==> quartz: inputs <==
==> flow/design.v <==
		`timescale 1ns / 1ps
module lab4_2( 
              input wire      mode,
              input wire[2:0] opCode,
              input wire[3:0] value,
              input clk,
              input reset,
              output reg[9:0] result,
              output reg cacheFull,
              output reg invalidOp,
              output reg overflow);
	reg [2:0] opcode_array[0:31];
	reg [3:0] value_array[0:31];
	integer i;
	reg [10:0] counter;
	reg [10:0] counter2;
	reg [20:0] p0;
	reg [20:0] p1;
	reg [10:0] temp_for_p0_p1_change;	
	reg temp_for_bit_change;
	reg [6:0] PC;
	reg [6:0] begin_PC;
	reg flag;
    always @(posedge clk or posedge reset) begin 
		if(reset) begin
			for(i=0;i<32;i=i+1)begin
				opcode_array[i] = 0;
				value_array[i] = 0;
			end
		   invalidOp = 0;  
			cacheFull = 0;
			overflow = 0;
		   counter = 0;	  
		   counter2= 0;	  
		   p0 = 0;	  
		   p1 = 0;  
		   PC = 0;
		   flag = 0;
		   begin_PC = 0;
		   result = 0;
		end else begin
			if(mode == 1) begin 
				temp_for_p0_p1_change = p0;
			   if(opcode_array[PC] == 0) begin		  
					p0 = p0 + value_array[PC]; 			  
			   end
			   if(opcode_array[PC] == 1) begin
					p0 = p0 + p1 + value_array[PC];				  
			   end
			   if(opcode_array[PC] == 2) begin
					p0 = p0 * p1 + value_array[PC];					
			   end
			   if(opcode_array[PC] == 4) begin 
					counter2 = 0;
					for(i=0;i<10;i=i+1) begin			
						if(p0[i] == 1) counter2 = counter2 + 1; 						
					end			
					p0 = counter2;	  
			   end
			   if(opcode_array[PC] == 5) begin
					for(i=0;i<5;i=i+1) begin
						temp_for_bit_change = p0[i];			
						p0[i] = p0[9-i];			
						p0[9-i] = temp_for_bit_change;
					end
			   end
			   if(opcode_array[PC] == 6) begin					
					begin_PC = value_array[PC];
			   end
			   flag = 0;
			   for(i=10;i<21;i=i+1)begin				  
					if (p0[i] == 1) flag = 1;
					p0[i] = 0;
			   end
				if(flag == 0) begin		
					overflow = 0;	
				end	
				else begin	
					overflow = 1;	
				end
				PC = PC + 1;
				if(PC >= counter) begin  
					PC = begin_PC;			  
				end
				p1 = temp_for_p0_p1_change; 
				result = p0;
			end else begin 
				if(opCode == 3 || opCode == 7)begin	
					invalidOp = 1;	
				end else begin			
					invalidOp = 0;	
					if(counter > 31) begin		
						cacheFull = 1;		
					end else begin	
						opcode_array[counter] = opCode;	
						value_array[counter] = value;	
						counter = counter + 1;
					end
				end
			end
		end 		
    end
endmodule
==> flow/run.sh <==
#!/bin/bash
# the make line also repeats each setting of config.mk as NAME=value (left out here)
make -C /OpenROAD-flow-scripts/flow DESIGN_CONFIG=/design/flow/config.mk WORK_HOME=/design/flow/orfs CLKGATE_MAP_FILE= finish
==> flow/config.mk <==
export PLATFORM = sky130hd
export DESIGN_NAME = lab4_2
export DESIGN_NICKNAME = lab4_2
export VERILOG_FILES = /design/flow/design.v
export SDC_FILE = /design/flow/constraint.sdc
export NUM_CORES = 4
export LEC_CHECK = 0
export CAP_MARGIN = 30
export CELL_PAD_IN_SITES_DETAIL_PLACEMENT = 1
export CORE_ASPECT_RATIO = 1.09
export CORE_MARGIN = 2
export CORE_UTILIZATION = 40
export CTS_CLUSTER_DIAMETER = 213
export GPL_ROUTABILITY_DRIVEN = 0
export GPL_TIMING_DRIVEN = 0
export SLEW_MARGIN = 40
==> flow/constraint.sdc <==
create_clock -name core_clock -period 7.44 [get_ports {clk}]
set_input_delay 1.4880 -clock core_clock [delete_from_list [all_inputs] [get_ports {clk}]]
set_output_delay 1.4880 -clock core_clock [all_outputs]
set_load 0.01 [all_outputs]
==> yarrow: changes against quartz <==
- ABC_AREA: not set -> 1
- CAP_MARGIN: 30 -> 20
- CELL_PAD_IN_SITES_DETAIL_PLACEMENT: 1 -> not set
- CORE_ASPECT_RATIO: 1.09 -> not set
- CORE_UTILIZATION: 40 -> 72
- CTS_CLUSTER_DIAMETER: 213 -> not set
- GPL_ROUTABILITY_DRIVEN: 0 -> not set
- GPL_TIMING_DRIVEN: 0 -> not set
- PLACE_DENSITY: not set -> 0.36
- SETUP_SLACK_MARGIN: not set -> 1.89
- SLEW_MARGIN: 40 -> 20
- TNS_END_PERCENT: not set -> 5
==> flow/constraint.sdc (replaced) <==
create_clock -name core_clock -period 6.78 [get_ports {clk}]
set_input_delay 1.3560 -clock core_clock [delete_from_list [all_inputs] [get_ports {clk}]]
set_output_delay 1.3560 -clock core_clock [all_outputs]
set_load 0.01 [all_outputs]
==> comparison table <==
| quantity | yarrow | quartz |
|---|---|---|
| Postcts setup bufs | 66 | 56 |
| Run status | aborted with a tool error | complete, but fails checks |
| Last stage reached | 5_1_grt | - |
| Violated checks | - | negative setup slack |
| Die Y-Extent | 168 microns | 236 microns |
| Cell with the most instances after synthesis | nand2_1 | dfrtp_1 |
| Gates resized, CTS repair | 125 | 126 |
| Yosys synthesis chip area | 19300 sq um | 19700 sq um |
| Number of buffers added by the clock tree synthesis step | 27 | 34 |
| Setup slack at placement | -4.22 ns | -6.79 ns |
| Ys cells | 2475 | 1902 |
| Initial core utilization | 73.6% | 40.6% |
| Post-Synthesis Cell Area | 19300 sq um | 19700 sq um |
| Cells after synthesis | 2475 | 1902 |
| Share of synthesized cell area in full adder, half adder and majority cells | 16.4% | 16.0% |
| Placeable core region | 26200 sq um | 48500 sq um |
| Row count | 59 | 84 |
| Count of placed standard cells including taps | 3049 | 2582 |
| Xor-xnor portion of the synthesized cell area | 1.32% | 3.13% |
| Fraction of the yosys area taken by sequential cells | 35.3% | 34.6% |
| Fraction of the mapped netlist area in simple logic gates | 26.6% | 11.9% |
| Average footprint of a synthesized cell | 7.80 sq um | 10.4 sq um |

* * *

==> run F <==
// lab4_2: RTL as listed in full above, without the edits since
clock: 6.78 ns
lec_check: 0
abc_area: 1
cap_margin: 20
core_margin: 2
core_utilization: 72
cts_cluster_size: 100
place_density: 0.36
setup_slack_margin: 1.89
slew_margin: 20
tns_end_percent: 5
run.sh (not shown) runs the stock make flow with config.mk's settings and CLKGATE_MAP_FILE=.
==> run M: changes against run F <==
==> flow/config.mk (replaced) <==
export PLATFORM = sky130hd
export DESIGN_NAME = lab4_2
export DESIGN_NICKNAME = lab4_2
export VERILOG_FILES = /design/flow/design.v
export SDC_FILE = /design/flow/constraint.sdc
export NUM_CORES = 4
export LEC_CHECK = 0
export ABC_AREA = 1
export CAP_MARGIN = 20
export CELL_PAD_IN_SITES_GLOBAL_PLACEMENT = 1
export CORE_MARGIN = 10
export CORE_UTILIZATION = 70
export CTS_CLUSTER_DIAMETER = 207
export CTS_CLUSTER_SIZE = 17
export GPL_ROUTABILITY_DRIVEN = 0
export GPL_TIMING_DRIVEN = 0
export HOLD_SLACK_MARGIN = 0.14
export MAX_ROUTING_LAYER = met4
export MIN_ROUTING_LAYER = met2
export PLACE_DENSITY = 0.54
export SETUP_SLACK_MARGIN = 0.0
export SLEW_MARGIN = 5
==> flow/constraint.sdc (replaced) <==
create_clock -name core_clock -period 7.12 [get_ports {clk}]
set_input_delay 1.4240 -clock core_clock [delete_from_list [all_inputs] [get_ports {clk}]]
set_output_delay 1.4240 -clock core_clock [all_outputs]
set_load 0.01 [all_outputs]
==> flow_metrics.env <==
# flow metrics
export IMPL_toolErrorMsg="[ERROR GPL-0301] Utilization 109.051 % exceeds 100%."
export IMPL_die_w_um=186
export IMPL_row_count=60
export IMPL_haltStage="global placement without I/O (3_1_place_gp_skip_io)"
export IMPL_status="did not finish"
export IMPL_dieArea_um2=34600
[end of results for run M]
==> flow_metrics.env <==
# flow metrics
export IMPL_toolErrorMsg="[ERROR GRT-0232] Routing congestion too high. Check the congestion heatmap in the GUI."
export IMPL_die_w_um=168
export IMPL_haltStage="global routing (5_1_grt)"
export IMPL_dieArea_um2=28100
export IMPL_status="did not finish"
export IMPL_row_count=59
[end of results for run F]
